== the baseline ==
Design top, start of the top module:
module top(
    input logic clk,         
    input logic rst,         
    output logic RGB_R,      
    output logic RGB_G,      
    output logic RGB_B       
);
    localparam CLK_FREQ = 12_000_000;  
    localparam PWM_RESOLUTION = 8;   
    localparam PWM_MAX = (1 << PWM_RESOLUTION) - 1;   
    localparam PWM_CYCLES = 256;   
    localparam DEGREES_MAX = 360;
    localparam CYCLES_PER_DEGREE = CLK_FREQ / DEGREES_MAX;   
    typedef enum logic [1:0] {
        STATE_PWM_COUNT,
        STATE_DEGREE_COUNT,
        STATE_HSV_CALC,
        STATE_PWM_OUTPUT
    } state_t;
    logic [PWM_RESOLUTION-1:0] pwm_counter;
    logic [PWM_RESOLUTION-1:0] red_pwm_value, green_pwm_value, blue_pwm_value;
    logic [31:0] degree_counter;
    logic [8:0] current_degree;
    state_t current_state;
    state_t next_state;
    always_ff @(posedge clk) begin
        if (rst) current_state <= STATE_PWM_COUNT;
        else current_state <= next_state;
    end
    always_comb begin  
        case (current_state)
            STATE_PWM_COUNT: begin
                if (degree_counter == CYCLES_PER_DEGREE - 1) begin
                    next_state = STATE_DEGREE_COUNT;
                end else begin
                    next_state = STATE_PWM_COUNT;
                end
            end
            STATE_DEGREE_COUNT: begin
                next_state = STATE_HSV_CALC;
            end
            STATE_HSV_CALC: begin
                next_state = STATE_PWM_OUTPUT;
            end
            STATE_PWM_OUTPUT: begin
                next_state = STATE_PWM_COUNT;
            end
            default: begin
                next_state = STATE_PWM_COUNT;
            end
        endcase
    end
    always_ff @(posedge clk) begin
        if (rst) begin
            pwm_counter <= 0;
            degree_counter <= 0;
            current_degree <= 0;
            red_pwm_value <= 0;
            green_pwm_value <= 0;
            blue_pwm_value <= 0;
  ...
make LEC_CHECK=0 CAP_MARGIN=20 CORE_MARGIN=2 CORE_UTILIZATION=40 CTS_CLUSTER_DIAMETER=398 CTS_CLUSTER_SIZE=92 SLEW_MARGIN=20 TNS_END_PERCENT=10 finish   # period 14.0 ns
run.sh (not shown) runs the stock make flow with config.mk's settings and CLKGATE_MAP_FILE=.
The baseline reached the final stage; the timing, design-rule and antenna checks on its layout passed.
For the candidate, these inputs were changed with respect to the baseline:
Settings: CORE_UTILIZATION: 40 -> 72; TNS_END_PERCENT: 10 -> unset; CTS_CLUSTER_DIAMETER: 398 -> unset; CTS_CLUSTER_SIZE: 92 -> 81; PLACE_DENSITY_LB_ADDON: unset -> 0.23; ABC_AREA: unset -> 1.
--- outcome ---
Diff the baseline -> the candidate: combinational power went down; final cell count without fillers went up; area after synthesis went down.
Re met2 routing resource usage after global routing: the candidate is 28 points up on the baseline.
Taking the baseline as the reference, in the candidate worst path setup slack after routing shows an increase of 0.51 ns, total number of cells along the worst setup path +27, post-route DRC violation count roughly the same.


== quartz ==
The RTL this note starts from:
==> flow/design.v <==
module top(
    input logic clk,         
    input logic rst,         
    output logic RGB_R,      
    output logic RGB_G,      
    output logic RGB_B       
);
    localparam CLK_FREQ = 12_000_000;  
    localparam PWM_RESOLUTION = 8;   
    localparam PWM_MAX = (1 << PWM_RESOLUTION) - 1;   
    localparam PWM_CYCLES = 256;   
    localparam DEGREES_MAX = 360;
    localparam CYCLES_PER_DEGREE = CLK_FREQ / DEGREES_MAX;   
    typedef enum logic [1:0] {
        STATE_PWM_COUNT,
        STATE_DEGREE_COUNT,
        STATE_HSV_CALC,
        STATE_PWM_OUTPUT
    } state_t;
    logic [PWM_RESOLUTION-1:0] pwm_counter;
    logic [PWM_RESOLUTION-1:0] red_pwm_value, green_pwm_value, blue_pwm_value;
    logic [31:0] degree_counter;
    logic [8:0] current_degree;
    state_t current_state;
    state_t next_state;
    always_ff @(posedge clk) begin
        if (rst) current_state <= STATE_PWM_COUNT;
        else current_state <= next_state;
    end
    always_comb begin  
        case (current_state)
            STATE_PWM_COUNT: begin
                if (degree_counter == CYCLES_PER_DEGREE - 1) begin
                    next_state = STATE_DEGREE_COUNT;
                end else begin
                    next_state = STATE_PWM_COUNT;
                end
            end
            STATE_DEGREE_COUNT: begin
                next_state = STATE_HSV_CALC;
            end
            STATE_HSV_CALC: begin
                next_state = STATE_PWM_OUTPUT;
            end
            STATE_PWM_OUTPUT: begin
                next_state = STATE_PWM_COUNT;
            end
            default: begin
                next_state = STATE_PWM_COUNT;
            end
        endcase
    end
    always_ff @(posedge clk) begin
        if (rst) begin
            pwm_counter <= 0;
            degree_counter <= 0;
            current_degree <= 0;
            red_pwm_value <= 0;
            green_pwm_value <= 0;
            blue_pwm_value <= 0;
        end else
        case (current_state)
            STATE_PWM_COUNT: begin
                pwm_counter <= pwm_counter + 1;                
                if (degree_counter == CYCLES_PER_DEGREE - 1) begin
                    degree_counter <= 0;
                end else begin
                    degree_counter <= degree_counter + 1;
                end
            end
            STATE_DEGREE_COUNT: begin
                if (current_degree == DEGREES_MAX - 1) begin
                    current_degree <= 0;
                end else begin
                    current_degree <= current_degree + 1;
                end
            end
            STATE_HSV_CALC: begin
                if (current_degree < 60) begin
                    red_pwm_value <= PWM_MAX;
                end else if (current_degree < 120) begin
                    red_pwm_value <= PWM_MAX - ((current_degree - 60) * PWM_MAX / 60);
                end else if (current_degree < 240) begin
                    red_pwm_value <= 0;
                end else if (current_degree < 300) begin
                    red_pwm_value <= (current_degree - 240) * PWM_MAX / 60;
                end else begin
                    red_pwm_value <= PWM_MAX;
                end
                if (current_degree < 60) begin
                    green_pwm_value <= current_degree * PWM_MAX / 60;
                end else if (current_degree < 180) begin
                    green_pwm_value <= PWM_MAX;
                end else if (current_degree < 240) begin
                    green_pwm_value <= PWM_MAX - ((current_degree - 180) * PWM_MAX / 60);
                end else begin
                    green_pwm_value <= 0;
                end
                if (current_degree < 120) begin
                    blue_pwm_value <= 0;
                end else if (current_degree < 180) begin
                    blue_pwm_value <= (current_degree - 120) * PWM_MAX / 60;
                end else if (current_degree < 300) begin
                    blue_pwm_value <= PWM_MAX;
                end else begin
                    blue_pwm_value <= PWM_MAX - ((current_degree - 300) * PWM_MAX / 60);
                end
            end
            STATE_PWM_OUTPUT: begin
            end
        endcase
    end
    assign RGB_R = (pwm_counter > red_pwm_value) ? 1'b1 : 1'b0;
    assign RGB_G = (pwm_counter > green_pwm_value) ? 1'b1 : 1'b0;
    assign RGB_B = (pwm_counter > blue_pwm_value) ? 1'b1 : 1'b0;
endmodule
clock: 10.4 ns
lec_check: 0
abc_area: 1
cap_margin: 20
core_margin: 2
core_utilization: 72
cts_cluster_diameter: 97
cts_cluster_size: 81
hold_slack_margin: 0.29
place_density_lb_addon: 0.28
slew_margin: 35
quartz ran in full, but the layout does not pass; the checks complain about negative setup slack.
The inputs of cedar differ from those of quartz as listed below.
- HOLD_SLACK_MARGIN no longer set, was 0.29
- ABC_AREA no longer set, was 1
- CTS_CLUSTER_DIAMETER no longer set, was 97
- SETUP_SLACK_MARGIN now 2.36, previously not set
- SLEW_MARGIN now 20, was 35
- CTS_CLUSTER_SIZE no longer set, was 81
- PLACE_DENSITY_LB_ADDON no longer set, was 0.28
- PLACE_DENSITY now 0.39, previously not set
- the clock period (ns, I/O delays scaled along) now 10.6, was 10.4
Notes after the runs:
- Compared with quartz, in cedar average cell area after synthesis up 15%, synthesized netlist cell count down about 12%, die span in y up 0.32%.
- Compared with quartz, die width in cedar increased slightly.
- cedar ended with more area after synthesis than quartz.
- Of cedar and quartz, the run reporting the higher post-synth net total was quartz.
- As of cedar, total die area had risen slightly compared to quartz.
- Between cedar and quartz, number of setup buffers added after CTS is higher for cedar, quartz comes in under that.
- Higher global placement routability congestion among cedar and quartz: cedar
- No final results exist for cedar, since it was stopped by error GRT-0232 during global routing.
Input-level comparison between onyx and cedar:
- SETUP_SLACK_MARGIN removed (was 2.36)
- PLACE_DENSITY_LB_ADDON newly set to 0.0
- PLACE_DENSITY removed (was 0.39)
- the clock period (ns, I/O delays scaled along) changed from 10.6 to 11.0
- The final report for onyx shows a completed flow and a layout that fails verification, specifically negative setup slack.
- In the reports for cedar and onyx, the smaller worst-case setup slack after placement belongs to cedar.
- On fraction of registers with async set/reset, cedar and onyx are neck and neck.
- The total instance count after detailed placement of onyx falls short of that of cedar by 43.
- Going from cedar to onyx, synthesized chip area reported by yosys about even; final RePlAce weighted congestion shrank by 0.55%.
What xenon does differently from onyx at the input level:
- changing SLEW_MARGIN from 20 to 30
- setting CTS_CLUSTER_SIZE to 80 for the first time
- changing the clock period (ns, I/O delays scaled along) from 11.0 to 10.8
Results
xenon: data required time at the worst endpoint 0.19 ns below onyx. xenon vs onyx, global-route wire length before repair went up by about 7%. xenon improves on onyx in final critical delay including setup and external delays. Diff onyx -> xenon: data arrival time of the worst path dropped 0.13 ns; core utilization of the finished layout rose by 0.77 points; highest clock frequency the design can meet picked up an extra 1.2%. Although it ran to completion, xenon produced a layout that fails the final checks because of negative setup slack. Diff onyx -> xenon: worst setup slack after layout went down, number of global-route vias before repair went up, first-pass iteration count of the detailed router went up, part of the total power dissipated in combinational logic went up, final clock skew went down.


job 101:
Starts from the design.v that is shown in full above.
Settings: LEC_CHECK=0, ABC_AREA=0, CAP_MARGIN=40, CELL_PAD_IN_SITES_DETAIL_PLACEMENT=0, CORE_ASPECT_RATIO=0.5, CORE_MARGIN=2, CORE_UTILIZATION=59, CTS_CLUSTER_DIAMETER=188, CTS_CLUSTER_SIZE=91, GPL_TIMING_DRIVEN=0, MAX_ROUTING_LAYER=met5, MIN_ROUTING_LAYER=met1, PLACE_DENSITY=0.62, SLEW_MARGIN=0, TNS_END_PERCENT=10; clock period 10.2 ns.
Although it ran to completion, job 101 produced a layout that fails the final checks because of setup timing.
Changes in job 102 relative to job 101:
Settings: clearing CTS_CLUSTER_SIZE, which used to be 91; clearing TNS_END_PERCENT, which used to be 10; clearing CTS_CLUSTER_DIAMETER, which used to be 188; swapping 0 for 1 in ABC_AREA; clearing CORE_ASPECT_RATIO, which used to be 0.5; clearing GPL_TIMING_DRIVEN, which used to be 0; swapping 0 for 20 in SLEW_MARGIN; swapping 59 for 58 in CORE_UTILIZATION; swapping 10.2 for 7.38 in the clock period (ns, I/O delays scaled along).
Results
Share of power burned in combinational logic: job 102 and job 101 compared, higher one is job 101. Routed wirelength normalized by instance count came out lower on job 102 than on job 101. Looking at worst reg-to-reg setup slack across job 102 and job 101, the one that comes out lower is job 102. Synthesized cell count went up by more than 10% going from job 101 to job 102. The final reports for job 102 and job 101 show first-iteration DRC count lower in the former. Final checks on job 102, whose flow otherwise completed, came back failing, citing setup timing. Job 102 ended up with a lower antenna cell count than job 101 did. Job 102 vs. job 101: area fraction in full adders, half adders and majority gates now larger; post-route cell area higher. Relative to job 101, combinational power has gone up in job 102.
Power and IR drop assume default switching activity.
